Design milestone1, start of the top module:
module milestone1 (
	input logic CLOCK_50_I,                    
	input logic resetn,
	input  logic            M1_en,
	output  logic            M1_end,
	output logic   [17:0]   SRAM_address,
	input  logic   [15:0]   SRAM_read_data,
	output logic   [15:0]   SRAM_write_data,
	output logic            SRAM_we_n
);
Size: roughly 9300 cells after synthesis, about 610 flip-flops.
clock: 12.6 ns
lec_check: 0
abc_area: 1
cap_margin: 30
cell_pad_in_sites_detail_placement: 2
cell_pad_in_sites_global_placement: 1
core_margin: 2
core_utilization: 51
cts_cluster_diameter: 156
cts_cluster_size: 29
max_routing_layer: met4
min_routing_layer: met2
place_density_lb_addon: 0.06
slew_margin: 5
run.sh (not shown) runs the stock make flow with config.mk's settings and CLKGATE_MAP_FILE=.
The baseline failed in detailed placement with DPL-0033.
Change:
==> flow/config.mk (replaced) <==
export PLATFORM = sky130hd
export DESIGN_NAME = milestone1
export DESIGN_NICKNAME = milestone1
export VERILOG_FILES = /design/flow/design.v
export SDC_FILE = /design/flow/constraint.sdc
export NUM_CORES = 4
export LEC_CHECK = 0
export CAP_MARGIN = 15
export CORE_MARGIN = 2
export CORE_UTILIZATION = 65
export MAX_ROUTING_LAYER = met4
export SLEW_MARGIN = 20
==> flow/constraint.sdc (replaced) <==
create_clock -name core_clock -period 8.38 [get_ports {CLOCK_50_I}]
set_input_delay 1.6760 -clock core_clock [delete_from_list [all_inputs] [get_ports {CLOCK_50_I}]]
set_output_delay 1.6760 -clock core_clock [all_outputs]
set_load 0.01 [all_outputs]
- The new run failed in global routing
- die area went down by a quarter to a third
- area after synthesis went down by a few percent
- synthesized cell count went down by about a fifth
Change:
--- a/flow/config.mk
+++ b/flow/config.mk
@@ -7,6 +7,5 @@
 export LEC_CHECK = 0
-export CAP_MARGIN = 15
+export CAP_MARGIN = 20
 export CORE_MARGIN = 2
-export CORE_UTILIZATION = 65
-export MAX_ROUTING_LAYER = met4
+export CORE_UTILIZATION = 40
 export SLEW_MARGIN = 20
==> flow/constraint.sdc (replaced) <==
create_clock -name core_clock -period 13.0 [get_ports {CLOCK_50_I}]
set_input_delay 2.6000 -clock core_clock [delete_from_list [all_inputs] [get_ports {CLOCK_50_I}]]
set_output_delay 2.6000 -clock core_clock [all_outputs]
set_load 0.01 [all_outputs]
After rerunning: The changed run went through all stages and came out clean. Die area rose by 62%. Synthesized area is unchanged. Synthesized cell count stays the same.
Change:
==> flow/constraint.sdc (replaced) <==
create_clock -name core_clock -period 10.9 [get_ports {CLOCK_50_I}]
set_input_delay 2.1800 -clock core_clock [delete_from_list [all_inputs] [get_ports {CLOCK_50_I}]]
set_output_delay 2.1800 -clock core_clock [all_outputs]
set_load 0.01 [all_outputs]
What happened: The changed run passed the timing, design-rule and antenna checks. Setup slack got worse by 430 ps. Routed wire length climbs by a few percent. Area after synthesis does not change. Count of clock-buffer cells in the layout climbs by 1. Die area is unchanged. Non-clock buffer count climbs by 204. First-iteration DRC count climbs by a few percent. Design area climbs by a few percent. Utilization climbs by 1.1 points. Flip-flop count stays the same.

---

JK:
milestone1 again, from the RTL that the note above started with.
Settings: LEC_CHECK=0, ABC_AREA=1, CAP_MARGIN=15, CORE_MARGIN=2, CORE_UTILIZATION=72, CTS_CLUSTER_DIAMETER=400, CTS_CLUSTER_SIZE=14, SLEW_MARGIN=20; clock period 5.43 ns.
Seen in the log of JK: GRT-0116 during 5_1_grt, after which the run never completed.
For MS, these inputs were changed with respect to JK:
# JK
export LEC_CHECK = 0
export ABC_AREA = 1
export CAP_MARGIN = 15
export CORE_MARGIN = 2
export CORE_UTILIZATION = 72
export CTS_CLUSTER_DIAMETER = 400
export CTS_CLUSTER_SIZE = 14
export SLEW_MARGIN = 20
create_clock -name core_clock -period 5.43 [get_ports {CLOCK_50_I}]
# MS
export LEC_CHECK = 0
export CAP_MARGIN = 15
export CORE_MARGIN = 2
export CORE_UTILIZATION = 65
export MAX_ROUTING_LAYER = met4
export SLEW_MARGIN = 20
create_clock -name core_clock -period 8.43 [get_ports {CLOCK_50_I}]
--- outcome ---
- FAIL MS @ 5_1_grt: tool exited with error
- MS vs. JK: synthesized cell count -2,024, number of placed instances with taps included lost 2,419, total cells reported by yosys after synthesis decreased 22%.
- Comparing MS and JK, the lower half-perimeter wire length of the detailed placement result was measured on MS.
- Lower number of different library cells in the post-synthesis netlist goes to JK over MS.
- In the reports for MS and JK, the smaller last weighted congestion value of the routability-driven placer belongs to MS.
- As of MS, average instance area after synthesis had risen by more than 10% compared to JK.
- Taking MS over JK, the area reported by Yosys stat ratio works out to 0.938.
- Number of I/O pins came out exactly the same in MS and JK.
What AL does differently from MS at the input level:
# MS
export LEC_CHECK = 0
export CAP_MARGIN = 15
export CORE_MARGIN = 2
export CORE_UTILIZATION = 65
export MAX_ROUTING_LAYER = met4
export SLEW_MARGIN = 20
create_clock -name core_clock -period 8.43 [get_ports {CLOCK_50_I}]
# AL
export LEC_CHECK = 0
export CAP_MARGIN = 15
export CORE_MARGIN = 2
export CORE_UTILIZATION = 71
export SLEW_MARGIN = 20
create_clock -name core_clock -period 8.34 [get_ports {CLOCK_50_I}]
## What came out
FAIL for each of AL and MS
AL: it failed with a tool error in 5_1_grt, so there are no final results.
MS: aborted in 5_1_grt (tool error)
Against MS as the reference, AL delivers a lower height of the die.
Diff MS -> AL: final weighted congestion in routability-driven placement comparable; mapped cell area stayed essentially flat; half-perimeter wire length after detailed placement rose by 4.9 mm; effective utilization at floorplan higher.
AL against MS; post-detailed-placement cell area is down slightly.
Diff MS -> AL: I/O pin count was more or less identical; post-cts repair resize count went down by 50%; area inside the core boundary went down by about 8%; post-CTS setup-driven buffer insertion count went down by 60%.
Die area shrinks by a little under 10% when moving from MS to AL.
The following lists how TR was set up differently from AL:
# AL
export LEC_CHECK = 0
export CAP_MARGIN = 15
export CORE_MARGIN = 2
export CORE_UTILIZATION = 71
export SLEW_MARGIN = 20
create_clock -name core_clock -period 8.34 [get_ports {CLOCK_50_I}]
# TR
export LEC_CHECK = 0
export CAP_MARGIN = 20
export CORE_MARGIN = 2
export CORE_UTILIZATION = 71
export MAX_ROUTING_LAYER = met4
export SLEW_MARGIN = 20
create_clock -name core_clock -period 8.32 [get_ports {CLOCK_50_I}]
==> comparison <==
FAIL TR @ 5_1_grt: tool exited with error. Taking AL as the reference point, the post-placement cell area of TR rises by about 0.32%. Compared with AL, placed wire-length estimate in TR decreased slightly. As far as boundary pin count goes, TR and AL are indistinguishable; the numbers are identical. Re hold buffer count at cts: no difference whatsoever between AL and TR. TR -> AL: synthesized chip area reported by yosys delta 0, exact match. Compared to AL, TR has post-cts repair resize count 282 higher.

---

P:
Starting RTL as in the previous note.
Settings: LEC_CHECK=0, ABC_AREA=1, CAP_MARGIN=20, CORE_ASPECT_RATIO=1.3, CORE_MARGIN=5, CORE_UTILIZATION=56, GPL_TIMING_DRIVEN=0, SETUP_SLACK_MARGIN=0.19, SLEW_MARGIN=20; clock period 8.74 ns.
Status P: flow complete, layout not clean - negative setup slack
Changes in Q relative to P:
- CORE_ASPECT_RATIO removed (was 1.3)
- CORE_UTILIZATION changed from 56 to 29
- ABC_AREA removed (was 1)
- SETUP_SLACK_MARGIN removed (was 0.19)
- CORE_MARGIN changed from 5 to 2
- GPL_TIMING_DRIVEN removed (was 0)
- the clock period (ns, I/O delays scaled along) changed from 8.74 to 12.5
==> comparison <==
Finished, but not clean: P, with negative setup slack.
Q closes out successfully: all stages finished, all timing, DRC and antenna checks passed.
Count of cells along the worst register-to-register path ended up 26% lower on Q than on P.
The cell with the largest stage delay on the worst path comes out o41ai_1 in one run and fa_1 in the other, namely in Q and P respectively.
Going from P to Q, number of enable flip-flop cells has remained practically unchanged, inverter count of the layout excluding clock inverters fell by 980, core utilization went down, fraction of synthesized area in multiplexers climbed 2.3 points, cell depth of the worst setup path shows a reduction of about 26%.
Compared with P, Q improves wire length of the first global-routing pass.
diff inputs: Q => R
- MAX_ROUTING_LAYER: unset -> met4
- CORE_UTILIZATION: 29 -> 72
- the clock period (ns, I/O delays scaled along): 12.5 -> 8.37
==> results <==
- As the logs show, R stopped at 5_1_grt after a tool error, so it never reached the end of the flow.
- Die area: lower on R
- Diff R..Q | synthesized cell count | unchanged
- Taking R as 1.0, Q lands at 2.5 on core box area.
- In R, effective utilization at floorplan is higher than in Q.
- Changes observed in R relative to Q: maximum clock path buffer count about even, global placer's final weighted congestion up 12%.
Input changes introduced in S (baseline for comparison: R):
- CORE_UTILIZATION now 66, was 72
- CAP_MARGIN now 15, was 20
- the clock period (ns, I/O delays scaled along) now 8.46, was 8.37
--- outcome ---
- As the logs show, S stopped at 5_1_grt after a tool error, so it never reached the end of the flow.
- From R to S the numbers moved as follows: xor and xnor fraction of the mapped netlist area now sits at about the same level, post-placement worst setup slack now sits higher, HPWL after detailed placement now sits lower, number of instances resized during post-cts repair now sits higher, area of the core now sits higher.
- Compared R against S; placer's final routability congestion estimate within noise.
- NOTE number of buffers inserted to repair setup after CTS R->S decreased by more than 10%
- Basic-gate share of the synthesized area counting and, or, nand and nor cells came out exactly the same in S and R.
- Die size: S exceeds R
### S -> T
- MAX_ROUTING_LAYER no longer set, was met4
- CAP_MARGIN now 20, was 15
- CORE_UTILIZATION now 40, was 66
- the clock period (ns, I/O delays scaled along) now 12.5, was 8.46
### Flow results
- In T the placed wire-length estimate after detailed placement turned out 11% lower than in S.
- T — horizontal die dimension 88 microns higher, S as reference
- T: cell count after placement is about 5% lower than what S reported.
- Delta (T minus S): floorplan die height rose by 28%, pre-CTS setup slack rose 2.50 ns, count of instances resized after the clock tree is built saw a decrease.
- Relative to S, the floorplan utilization of T is lower by 26 points.
- Both conditions hold for T: the flow ran to the end and the final layout passed the timing, design-rule and antenna checks.
- The die area number comes out lower for S vs T.
- Going from S to T, total CTS buffers now sits higher; standard cell core area rose by 65%; post-place instance area moved down.
